Design ALUUnit, start of the top module:
module ALUUnit(clock, ALUOp, funct, a, b, result, zero, carryOut);
	input clock;
	input [1:0] ALUOp;
	input [5:0] funct;
	input [31:0] a, b;
	output reg [31:0] result;
	output reg zero, carryOut;
	reg [1:0] aluOpQ;
	reg [5:0] functQ;
	reg [31:0] aQ, bQ;
	wire [2:0] operation;
	wire [31:0] aluResult;
	wire aluZero, aluCarry;
	ALUControl ctl(operation, aluOpQ, functQ);
	ALU32Bit alu(aluZero, aluCarry, aluResult, aQ, bQ, operation);
	always @(posedge clock)
	begin
		aluOpQ <= ALUOp;
		functQ <= funct;
		aQ <= a;
		bQ <= b;
		result <= aluResult;
		zero <= aluZero;
		if (operation == 3'd2 || operation == 3'd6)
			carryOut <= aluCarry;
	end
endmodule
Size: roughly 880 cells after synthesis, about 110 I/O pins, roughly 7300 um2 of cells after synthesis.
clock: 4.69 ns
lec_check: 0
abc_area: 0
cap_margin: 0
core_margin: 7
core_utilization: 72
cts_cluster_size: 36
gpl_timing_driven: 1
max_routing_layer: met4
setup_slack_margin: 0.68
slew_margin: 20
tns_end_percent: 10
run.sh (not shown) runs the stock make flow with config.mk's settings and CLKGATE_MAP_FILE=.
The first run passed the timing, design-rule and antenna checks.
Then changed:
Settings changed: CORE_MARGIN 7 to 2, CORE_UTILIZATION 72 to 66, CTS_CLUSTER_DIAMETER set to 354, CTS_CLUSTER_SIZE 36 to not set, PLACE_DENSITY set to 0.58, SETUP_SLACK_MARGIN 0.68 to not set.
Clock period 4.69 ns to 2.83 ns, I/O delays scaled along.
=> With this change the flow did not get past 4_1_cts. Die size fell by 9.4%. Area after synthesis is unchanged. Synthesized cell count stays the same.
Then changed:
Settings changed: ABC_AREA 0 to 1, CORE_UTILIZATION 66 to 58, CTS_CLUSTER_DIAMETER 354 to 49.
Clock period 2.83 ns to 2.42 ns, I/O delays scaled along.
This time the run finished but fails on negative setup slack.
Synthesized cell count climbs by 71%.
Die size climbs by about 38%.
Synthesized area climbs by 22%.
Then changed:
Settings changed: CORE_MARGIN 2 to 7, CORE_UTILIZATION 58 to 72, CTS_CLUSTER_DIAMETER 49 to not set, CTS_CLUSTER_SIZE set to 72, PLACE_DENSITY 0.58 to not set, SETUP_SLACK_MARGIN set to -0.3.
Clock period 2.42 ns to 3.8 ns, I/O delays scaled along.
=> This time the run produced a clean layout; die size fell by 4.1%; clock-buffer cell count stays the same; wire length drops by 33%; area after synthesis is unchanged.

---

## run 1
Starting RTL as in the previous note.
clock: 4.24 ns
lec_check: 0
abc_area: 1
cap_margin: 20
core_margin: 2
core_utilization: 66
slew_margin: 20
Setup changes, run 1 to run 2
- a change of ABC_AREA from 1 to 0
- an added PLACE_DENSITY of 0.58
- an added MAX_ROUTING_LAYER of met4
- an added TNS_END_PERCENT of 100
- an added GPL_TIMING_DRIVEN of 1
- a change of CAP_MARGIN from 20 to 0
- a change of the clock period (ns, I/O delays scaled along) from 4.24 to 2.83
Results
Taking run 2 as 1.0, run 1 lands at 1.2 on synthesized chip area reported by yosys.
Across run 1 and run 2, a clean result was obtained everywhere but in run 2.
Synthesized area for run 2: 0.0016 sq mm down relative to run 1
From run 1 to run 2 the numbers moved as follows: gate count after technology mapping shows a reduction of 623, number of placed instances, taps included shows a reduction of about 26%, arithmetic-cell share of the synthesized area counting full adders, half adders and majority gates shows an increase of 3.2 points, final weighted congestion in routability-driven placement shows an increase of 0.11, compound-cell area share of the yosys netlist shows an increase of 22 points.
Input changes introduced in run 3 (baseline for comparison: run 2):
- PLACE_DENSITY no longer set, was 0.58
- CORE_MARGIN now 7, was 2
- SETUP_SLACK_MARGIN now 0.25, previously not set
- ABC_AREA now 1, was 0
- CORE_UTILIZATION now 72, was 66
- TNS_END_PERCENT now 10, was 100
- the clock period (ns, I/O delays scaled along) now 4.69, was 2.83
Results
As the logs show, run 2 stopped at clock tree synthesis (4_1_cts) after a tool error, so it never reached the end of the flow. Run 3: done, clean on timing, DRC and antenna. Comparing run 2 and run 3, the higher area fraction in xor and xnor cells is on run 2. Area after synthesis (higher): run 3. Adder and majority gate portion of the synthesized area, run 2 and run 3: larger value in run 2.
## Diff of input files: run 4 against run 3
- CTS_CLUSTER_SIZE: unset -> 98
- CORE_ASPECT_RATIO: unset -> 0.5
- SETUP_SLACK_MARGIN: 0.25 -> unset
- CORE_UTILIZATION: 72 -> 48
- CORE_MARGIN: 7 -> 8
- PLACE_DENSITY_LB_ADDON: unset -> 0.13
- CTS_CLUSTER_DIAMETER: unset -> 231
- the clock period (ns, I/O delays scaled along): 4.69 -> 6.93
### Flow results
- Per the comparison of run 4 with run 3, top-level I/O count comparable; worst slack on hold paths flat; met2 layer wire length in the routed design rose 6.9%; register-to-register slack saw an increase.
- Total of clock buffers placed in the layout ended up 1 lower on run 4 than on run 3.
- Run 4 vs run 3: final cell count up by a few percent

---

Starting RTL as in the previous note.
## ALUUnit
module ALUUnit(clock, ALUOp, funct, a, b, result, zero, carryOut);
Settings: LEC_CHECK=0, ABC_AREA=0, CAP_MARGIN=0, CELL_PAD_IN_SITES_DETAIL_PLACEMENT=1, CELL_PAD_IN_SITES_GLOBAL_PLACEMENT=2, CORE_ASPECT_RATIO=0.95, CORE_MARGIN=7, CORE_UTILIZATION=37, CTS_CLUSTER_DIAMETER=192, GPL_ROUTABILITY_DRIVEN=0, GPL_TIMING_DRIVEN=0, MAX_ROUTING_LAYER=met4, MIN_ROUTING_LAYER=met1, PLACE_DENSITY_LB_ADDON=0.13, SLEW_MARGIN=20, TNS_END_PERCENT=95; clock period 6.93 ns.
The first run went through all stages and came out clean.
==> next run, changes <==
Settings changed: CELL_PAD_IN_SITES_DETAIL_PLACEMENT 1 to not set, CELL_PAD_IN_SITES_GLOBAL_PLACEMENT 2 to not set, CORE_ASPECT_RATIO 0.95 to not set, CORE_MARGIN 7 to 2, CORE_UTILIZATION 37 to 66, CTS_CLUSTER_DIAMETER 192 to 234, GPL_ROUTABILITY_DRIVEN 0 to not set, GPL_TIMING_DRIVEN 0 to 1, MIN_ROUTING_LAYER met1 to not set, PLACE_DENSITY_LB_ADDON 0.13 to not set, TNS_END_PERCENT 95 to 10.
Clock period 6.93 ns to 2.78 ns, I/O delays scaled along.
What happened:
- This time the run never finished: it broke off in 4_1_cts
- die size fell by 50%
- synthesized cell count is unchanged
- area after synthesis does not change
==> next run, changes <==
Settings changed: ABC_AREA 0 to not set, CAP_MARGIN 0 to 20, CORE_UTILIZATION 66 to 40, CTS_CLUSTER_DIAMETER 234 to not set, GPL_TIMING_DRIVEN 1 to not set, MAX_ROUTING_LAYER met4 to not set, TNS_END_PERCENT 10 to not set.
Clock period 2.78 ns to 5.0 ns, I/O delays scaled along.
After rerunning: The changed run finished clean. Die size is higher by about 60%. Synthesized cell count is unchanged. Area after synthesis does not change.
==> next run, changes <==
Settings changed: CORE_UTILIZATION 40 to 70, CTS_CLUSTER_DIAMETER set to 121, CTS_CLUSTER_SIZE set to 36.
Clock period 5.0 ns to 3.74 ns, I/O delays scaled along.
What happened: The new run finished but failed the layout checks on setup timing. Design area rises by 5.4%. Clock skew rises by 7.2 ps. Power rises by 35%. Hold slack is better by 21 ps. Worst setup slack is worse by 1000 ps. Cell count falls by 2.9%. Via count rises by 21%. Utilization rises by 42 points.
==> next run, changes <==
Settings changed: CORE_UTILIZATION 70 to 72, CTS_CLUSTER_DIAMETER 121 to not set, CTS_CLUSTER_SIZE 36 to 14, HOLD_SLACK_MARGIN set to 0.29, MAX_ROUTING_LAYER set to met4, SETUP_SLACK_MARGIN set to 0.32.
Clock period 3.74 ns to 2.73 ns, I/O delays scaled along.
Result: The changed run did not get past 3_5_place_dp (DPL-0038); die area fell by a few percent; synthesized cell count stays the same; area after synthesis is unchanged.
Power and IR drop assume default switching activity.
